## zinc
## MOTOR_TOP
module MOTOR_TOP#(   
    parameter C_AXI_ID_WIDTH       = 4,         
    parameter C_AXI_ADDR_WIDTH     = 16,        
    parameter C_AXI_DATA_WIDTH     = 64,        
    parameter C_AXI_NBURST_SUPPORT = 1'b0,      
    parameter C_AXI_BURST_TYPE     = 2'b00,     
    parameter WATCH_DOG_WIDTH      = 12,         
    parameter C_ADDR_SUMOFFSET     =   32'h0000_1000,
    parameter C_ADDR_MOTOR2ETH     =   32'h0000_0000,       
    parameter C_ADDR_ETH2MOTOR     =   32'hE000_0000    
)(    
    input                               sys_clk,
    input                               sys_rst,
   	output                            	saxi_wready,  
   	input [C_AXI_ID_WIDTH-1:0]        	saxi_wid,     
   	input [C_AXI_ADDR_WIDTH-1:0]      	saxi_waddr,   
   	input [7:0]                       	saxi_wlen,    
   	input [2:0]                       	saxi_wsize,   
   	input [1:0]                       	saxi_wburst,  
   	input [1:0]                       	saxi_wlock,   
   	input [3:0]                       	saxi_wcache,  
   	input [2:0]                       	saxi_wprot,   
   	input                             	saxi_wvalid,  
   	output                            	saxi_wd_wready,   
   	input [C_AXI_DATA_WIDTH-1:0]      	saxi_wd_wdata,     
   	input [C_AXI_DATA_WIDTH/8-1:0]    	saxi_wd_wstrb,     
   	input                             	saxi_wd_wlast,     
   	input                             	saxi_wd_wvalid,    
   	output  [C_AXI_ID_WIDTH-1:0]      	saxi_wb_bid,      
   	output  [1:0]                     	saxi_wb_bresp,    
   	output                            	saxi_wb_bvalid,   
   	input                             	saxi_wb_bready,   
   	output                            	saxi_rready,      
   	input [C_AXI_ID_WIDTH-1:0]        	saxi_rid,         
   	input [C_AXI_ADDR_WIDTH-1:0]      	saxi_raddr,       
   	input [7:0]                       	saxi_rlen,        
   	input [2:0]                       	saxi_rsize,       
   	input [1:0]                       	saxi_rburst,      
   	input [1:0]                       	saxi_rlock,       
   	input [3:0]                       	saxi_rcache,      
  ...
For scale: ~2700 cells after synthesis, roughly 350 flip-flops.
clock: 7.2 ns
lec_check: 0
abc_area: 1
cap_margin: 15
cell_pad_in_sites_global_placement: 2
core_aspect_ratio: 0.97
core_margin: 9
core_utilization: 56
cts_cluster_size: 91
gpl_routability_driven: 1
hold_slack_margin: -0.06
max_routing_layer: met5
min_routing_layer: met2
place_density: 0.58
setup_slack_margin: 1.8
slew_margin: 0
run.sh (not shown) runs the stock make flow with config.mk's settings and CLKGATE_MAP_FILE=.
Run status, zinc: aborted in 3_1_place_gp_skip_io, error GPL-0301
### zinc -> garnet
==> flow/config.mk <==
export PLATFORM = sky130hd
export DESIGN_NAME = MOTOR_TOP
export DESIGN_NICKNAME = MOTOR_TOP
export VERILOG_FILES = /design/flow/design.v
export SDC_FILE = /design/flow/constraint.sdc
export NUM_CORES = 4
export LEC_CHECK = 0
export CAP_MARGIN = 20
export CORE_MARGIN = 2
export CORE_UTILIZATION = 58
export SLEW_MARGIN = 20
==> flow/constraint.sdc <==
create_clock -name core_clock -period 5.04 [get_ports {sys_clk}]
set_input_delay 1.0080 -clock core_clock [delete_from_list [all_inputs] [get_ports {sys_clk}]]
set_output_delay 1.0080 -clock core_clock [all_outputs]
set_load 0.01 [all_outputs]
--- outcome ---
- garnet finished end to end and its layout was clean on timing, DRC and antenna.
- X dimension of the die for garnet is lower than for zinc.
- zinc → garnet: number of instances in the synthesized netlist shows a reduction of 21%, average cell area after synthesis shows an increase of 1.3 um^2.
- Diff zinc -> garnet: fraction of the mapped netlist area in compound gates closely matched the old numbers, post-synthesis cell type count increased by 42% relative to the old numbers.
Relative to garnet, the following input files were edited for tundra:
-- flow/config.mk --
<<< garnet, line 9
export CORE_MARGIN = 2
export CORE_UTILIZATION = 58
export SLEW_MARGIN = 20
>>> tundra, line 9
export CORE_MARGIN = 2
export CORE_UTILIZATION = 23
export SLEW_MARGIN = 20
==> flow/constraint.sdc <==
create_clock -name core_clock -period 8.67 [get_ports {sys_clk}]
set_input_delay 1.7340 -clock core_clock [delete_from_list [all_inputs] [get_ports {sys_clk}]]
set_output_delay 1.7340 -clock core_clock [all_outputs]
set_load 0.01 [all_outputs]
### Flow results
tundra — clock network area share 0.69 points higher, garnet as reference
Sequential power ends up lower on tundra.
Diff garnet..tundra | sum of buffers and inverters on the critical path | unchanged
tundra does better than garnet on slack of the critical path.
Input-level comparison between lagoon and tundra:
-- flow/config.mk --
<<< tundra, line 9
export CORE_MARGIN = 2
export CORE_UTILIZATION = 23
export SLEW_MARGIN = 20
>>> lagoon, line 9
export CORE_MARGIN = 2
export CORE_UTILIZATION = 54
export SLEW_MARGIN = 20
==> flow/constraint.sdc <==
create_clock -name core_clock -period 9.95 [get_ports {sys_clk}]
set_input_delay 1.9900 -clock core_clock [delete_from_list [all_inputs] [get_ports {sys_clk}]]
set_output_delay 1.9900 -clock core_clock [all_outputs]
set_load 0.01 [all_outputs]
### Flow results
From tundra to lagoon the numbers moved as follows: post-placement setup slack picked up an extra 470 ps; tally of clock buffers in the finished layout now larger; detailed placer's ending HPWL down 4700 um; overall routed net length now smaller; total power after layout fell by 18%. Compared with tundra, in lagoon via count normalized by instance count climbed 0.99, growth of design area from synthesis to finish -5.1 points, fraction of the yosys area taken by sequential cells has remained practically unchanged.
No activity file was given, so power comes from the tool's default toggle rates.
